## wip/lagoon
## datapath
module datapath(clk, rst, sw, seg0, seg1,seg2,seg3, mem_addr, mem_wdata, mem_we, mem_rdata);
	input clk, rst;
	input [3:0] sw;
	output [6:0] seg0,seg1,seg2,seg3;
	output [15:0] mem_addr;
	output [15:0] mem_wdata;
	output mem_we;
	input [15:0] mem_rdata;
	wire [15:0] rin, rout;
	wire wr_enable, ram_addr_sel, pcin, ram_out_ctrl, instr_ctrl, acc_enable, acc_out_ctrl, pc_enable, pc_out_ctrl, addsub, a_enable, xor_ctrl, cu_out_ctrl, mul_out_ctrl, mul_acc_out_ctrl, sr_sel, add_ctrl;
	wire[15:0] instr, bus, instr_address, cu_out, r0_out, r1_out,r2_out, r3_out, r4_out, r5_out, r6_out, r7_out, r8_out, r9_out,r10_out, r11_out, r12_out, r13_out, mul_acc_out, sp_out;
	wire [15:0] ra_in, acc_out, sr_out;
	reg [15:0] ram_address, sr_in;
	wire [15:0] ram_out;
	wire[1:0] sp_sel;
	wire[3:0] status_reg;
	sixteen_bit_reg instruction_register(.clk(clk),.rst(rst),.D(bus),.Q(instr),.enable(instr_ctrl));
	program_counter pc(.clk(clk),.rst(rst), .select(pcin), .bus(bus), .out(instr_address),.pc_enable(pc_enable));
	always@(ram_addr_sel or sp_out or instr_address) begin
		if (ram_addr_sel == 1'b1)
			ram_address <= sp_out;
		else 
			ram_address <= instr_address;
	end
	assign mem_addr = ram_address;
	assign mem_wdata = bus;
	assign mem_we = wr_enable;
	assign ram_out = mem_rdata;
	control_unit control_unit_inst
	(	
		.clk(clk), .rst(rst), .instr(instr), .rin(rin), 
		.rout(rout), .gin(acc_enable), .gout(acc_out_ctrl), .pcin(pcin), 
		.pcout(pc_out_ctrl), .addsub(addsub), .a_in(a_enable), 
		.xorctrl(xor_ctrl), .ctrl_out(cu_out_ctrl), 
		.out(cu_out),.ram_addr_sel(ram_addr_sel), .ram_out_ctrl(ram_out_ctrl), 
		.instr_enable(instr_ctrl),.pc_enable(pc_enable), .wr_enable(wr_enable), .sp_sel(sp_sel), .sr_sel(sr_sel), .current_status(sr_out[3:0]),
		.mul_out_ctrl(mul_out_ctrl), .mul_acc_out_ctrl(mul_acc_out_ctrl),
		.add_ctrl(add_ctrl)	
	);
	alu alu_inst(
		.clk(clk), .rst(rst), .a(bus),.a_enable(a_enable), 
		.b(bus), .addsub(addsub), .xor_ctrl(xor_ctrl), .acc_out(acc_out), .acc_enable(acc_enable)
		,.mul_acc_out(mul_acc_out), .mul_out_ctrl(mul_out_ctrl), .status_reg(status_reg), .add_ctrl(add_ctrl)
		);
	wire [27:0] displays;
	assign seg0 = displays[6:0];
	assign seg1 = displays[13:7];
	assign seg2 = displays[20:14];
	assign seg3 = displays[27:21];
	seven_seg_controller display_driver
	(
  ...
Size: about 3200 cells after synthesis, roughly 340 flip-flops, about 83 I/O pins, roughly 30000 µm² of cells after synthesis.
==> flow/config.mk <==
export PLATFORM = sky130hd
export DESIGN_NAME = datapath
export DESIGN_NICKNAME = datapath
export VERILOG_FILES = /design/flow/design.v
export SDC_FILE = /design/flow/constraint.sdc
export NUM_CORES = 4
export LEC_CHECK = 0
export CAP_MARGIN = 20
export CORE_MARGIN = 2
export CORE_UTILIZATION = 72
export CTS_CLUSTER_DIAMETER = 354
export CTS_CLUSTER_SIZE = 15
export HOLD_SLACK_MARGIN = 0.3
export PLACE_DENSITY = 0.55
export SETUP_SLACK_MARGIN = 0.46
export SLEW_MARGIN = 20
==> flow/constraint.sdc <==
create_clock -name core_clock -period 3.05 [get_ports {clk}]
set_input_delay 0.6100 -clock core_clock [delete_from_list [all_inputs] [get_ports {clk}]]
set_output_delay 0.6100 -clock core_clock [all_outputs]
set_load 0.01 [all_outputs]
run.sh (not shown) runs the stock make flow with config.mk's settings and CLKGATE_MAP_FILE=.
wip/lagoon: DPL-0038 in clock tree synthesis (4_1_cts) -> run aborted
--- input diff wip/lagoon..wip/juniper ---
Settings: HOLD_SLACK_MARGIN removed (was 0.3); CTS_CLUSTER_DIAMETER removed (was 354); CORE_UTILIZATION changed from 72 to 59; SETUP_SLACK_MARGIN changed from 0.46 to -0.45; PLACE_DENSITY removed (was 0.55); CTS_CLUSTER_SIZE removed (was 15); the clock period (ns, I/O delays scaled along) changed from 3.05 to 6.19.
Results
Status wip/juniper: flow complete, layout not clean - capacitance limit, slew limit, setup timing
Starting density of the core was higher in the run labelled wip/lagoon.
Relative to wip/lagoon, wip/juniper degrades die area.
On height of the chip: between wip/lagoon and wip/juniper, it ends up lower for wip/lagoon.
When wip/juniper is measured against wip/lagoon, its setup slack after placement turns out 3.06 ns higher.
Number of standard-cell rows in the floorplan, wip/juniper vs wip/lagoon: up by more than 10%
Setup changes, wip/juniper to wip/quartz
Settings: removing SETUP_SLACK_MARGIN (formerly -0.45); changing CORE_MARGIN from 2 to 4; changing CORE_UTILIZATION from 59 to 40; changing the clock period (ns, I/O delays scaled along) from 6.19 to 9.3.
Findings:
wip/quartz: flow completed, timing, DRC and antenna clean. Slowest cell on the critical path = fa_1: wip/quartz; slowest cell on the critical path = a222oi_1: wip/juniper. Between wip/juniper and wip/quartz, routed wire length on met2 decreased. Post-layout minimum cycle time: wip/quartz vs wip/juniper down 0.066 ns. Higher area overhead of the layout relative to synthesis was reported by wip/juniper, not wip/quartz. wip/juniper → wip/quartz: register-to-register slack +3.18 ns; violation tally from detailed-route iteration zero -about 32%. From wip/juniper to wip/quartz the numbers moved as follows: number of buffers inserted during clock tree synthesis shrank by about 7%; number of non-clock buffers in the layout shrank by 493; number of clock buffer instances in the layout shrank by 15. Looking at wip/quartz and wip/juniper, the global route total overflow is a wash. Comparing count of buffers added by post-CTS timing repair for setup for wip/quartz and wip/juniper, the smaller number came from wip/quartz.
### wip/quartz -> wip/willow
Settings: putting TNS_END_PERCENT at 20 where nothing was set; putting PLACE_DENSITY at 0.37 where nothing was set; putting CORE_ASPECT_RATIO at 1.16 where nothing was set; swapping 20 for 30 in CAP_MARGIN; swapping 4 for 2 in CORE_MARGIN; putting CELL_PAD_IN_SITES_DETAIL_PLACEMENT at 1 where nothing was set; putting GPL_ROUTABILITY_DRIVEN at 1 where nothing was set; putting MAX_ROUTING_LAYER at met4 where nothing was set; putting CELL_PAD_IN_SITES_GLOBAL_PLACEMENT at 3 where nothing was set.
Re met1 routing resource usage after global routing: wip/willow is 4.0 points up on wip/quartz. Higher total routing resource utilization after global routing was reported by wip/willow, not wip/quartz. wip/quartz reports its cell at the slowest stage of the critical path as fa_1 while wip/willow reports nor4_4. Taking wip/quartz as the reference, in wip/willow starting density of the core held steady; overall die area now smaller. wip/quartz → wip/willow: post-layout period usage of the worst path up 0.33 points; time the worst path needs with I/O delays and setup now sits higher; first-pass GRT wire length has increased. met5 as the top routing layer in use was reported by wip/quartz, and met4 by wip/willow.
## Diff of input files: wip/fjord against wip/willow
Settings: a deleted CELL_PAD_IN_SITES_GLOBAL_PLACEMENT that had been 3; a deleted GPL_ROUTABILITY_DRIVEN that had been 1; a change of CORE_MARGIN from 2 to 4; a deleted TNS_END_PERCENT that had been 20; a deleted CELL_PAD_IN_SITES_DETAIL_PLACEMENT that had been 1; a change of CAP_MARGIN from 30 to 20; a deleted PLACE_DENSITY that had been 0.37; a deleted CORE_ASPECT_RATIO that had been 1.16; a deleted MAX_ROUTING_LAYER that had been met4; a change of the clock period (ns, I/O delays scaled along) from 9.3 to 5.15.
[summary]
Against wip/willow, wip/fjord reports a worst setup slack that is lower. wip/fjord finished all stages; however, its layout fails the closing checks, the failures being setup timing. wip/fjord ended up with a higher number of buffer and inverter instances along the worst setup path than wip/willow did. Summary: with wip/willow as the reference, critical path depth in wip/fjord moved up by a little under 10%. When wip/fjord is set beside wip/willow, its relative area change from synthesis to final layout turns out to be 21 points larger. Compared wip/fjord vs wip/willow, and number of failing setup endpoints in the final timing report is up in wip/fjord. Summary of wip/fjord over wip/willow: hold slack has increased, routed wire length lower, cell count after placement up 13%. Sink count of the clock tree delta (wip/fjord -> wip/willow): insignificant.
Relative to wip/fjord, the following input files were edited for wip/xenon:
Settings: CORE_UTILIZATION: 40 -> 59; the clock period (ns, I/O delays scaled along): 5.15 -> 9.23.
--- outcome ---
The final report for wip/fjord shows a completed flow and a layout that fails verification, specifically setup timing.
wip/xenon completed; timing, DRC and antenna clean
wip/xenon vs. wip/fjord: die area went down by about 30%, number of cells on the worst hold path was more or less identical.
Taking wip/fjord as the reference, in wip/xenon setup slack picked up an extra 3.74 ns, final cell count without fillers lost about 20%, overall fraction of global-route tracks in use picked up an extra 11 points.
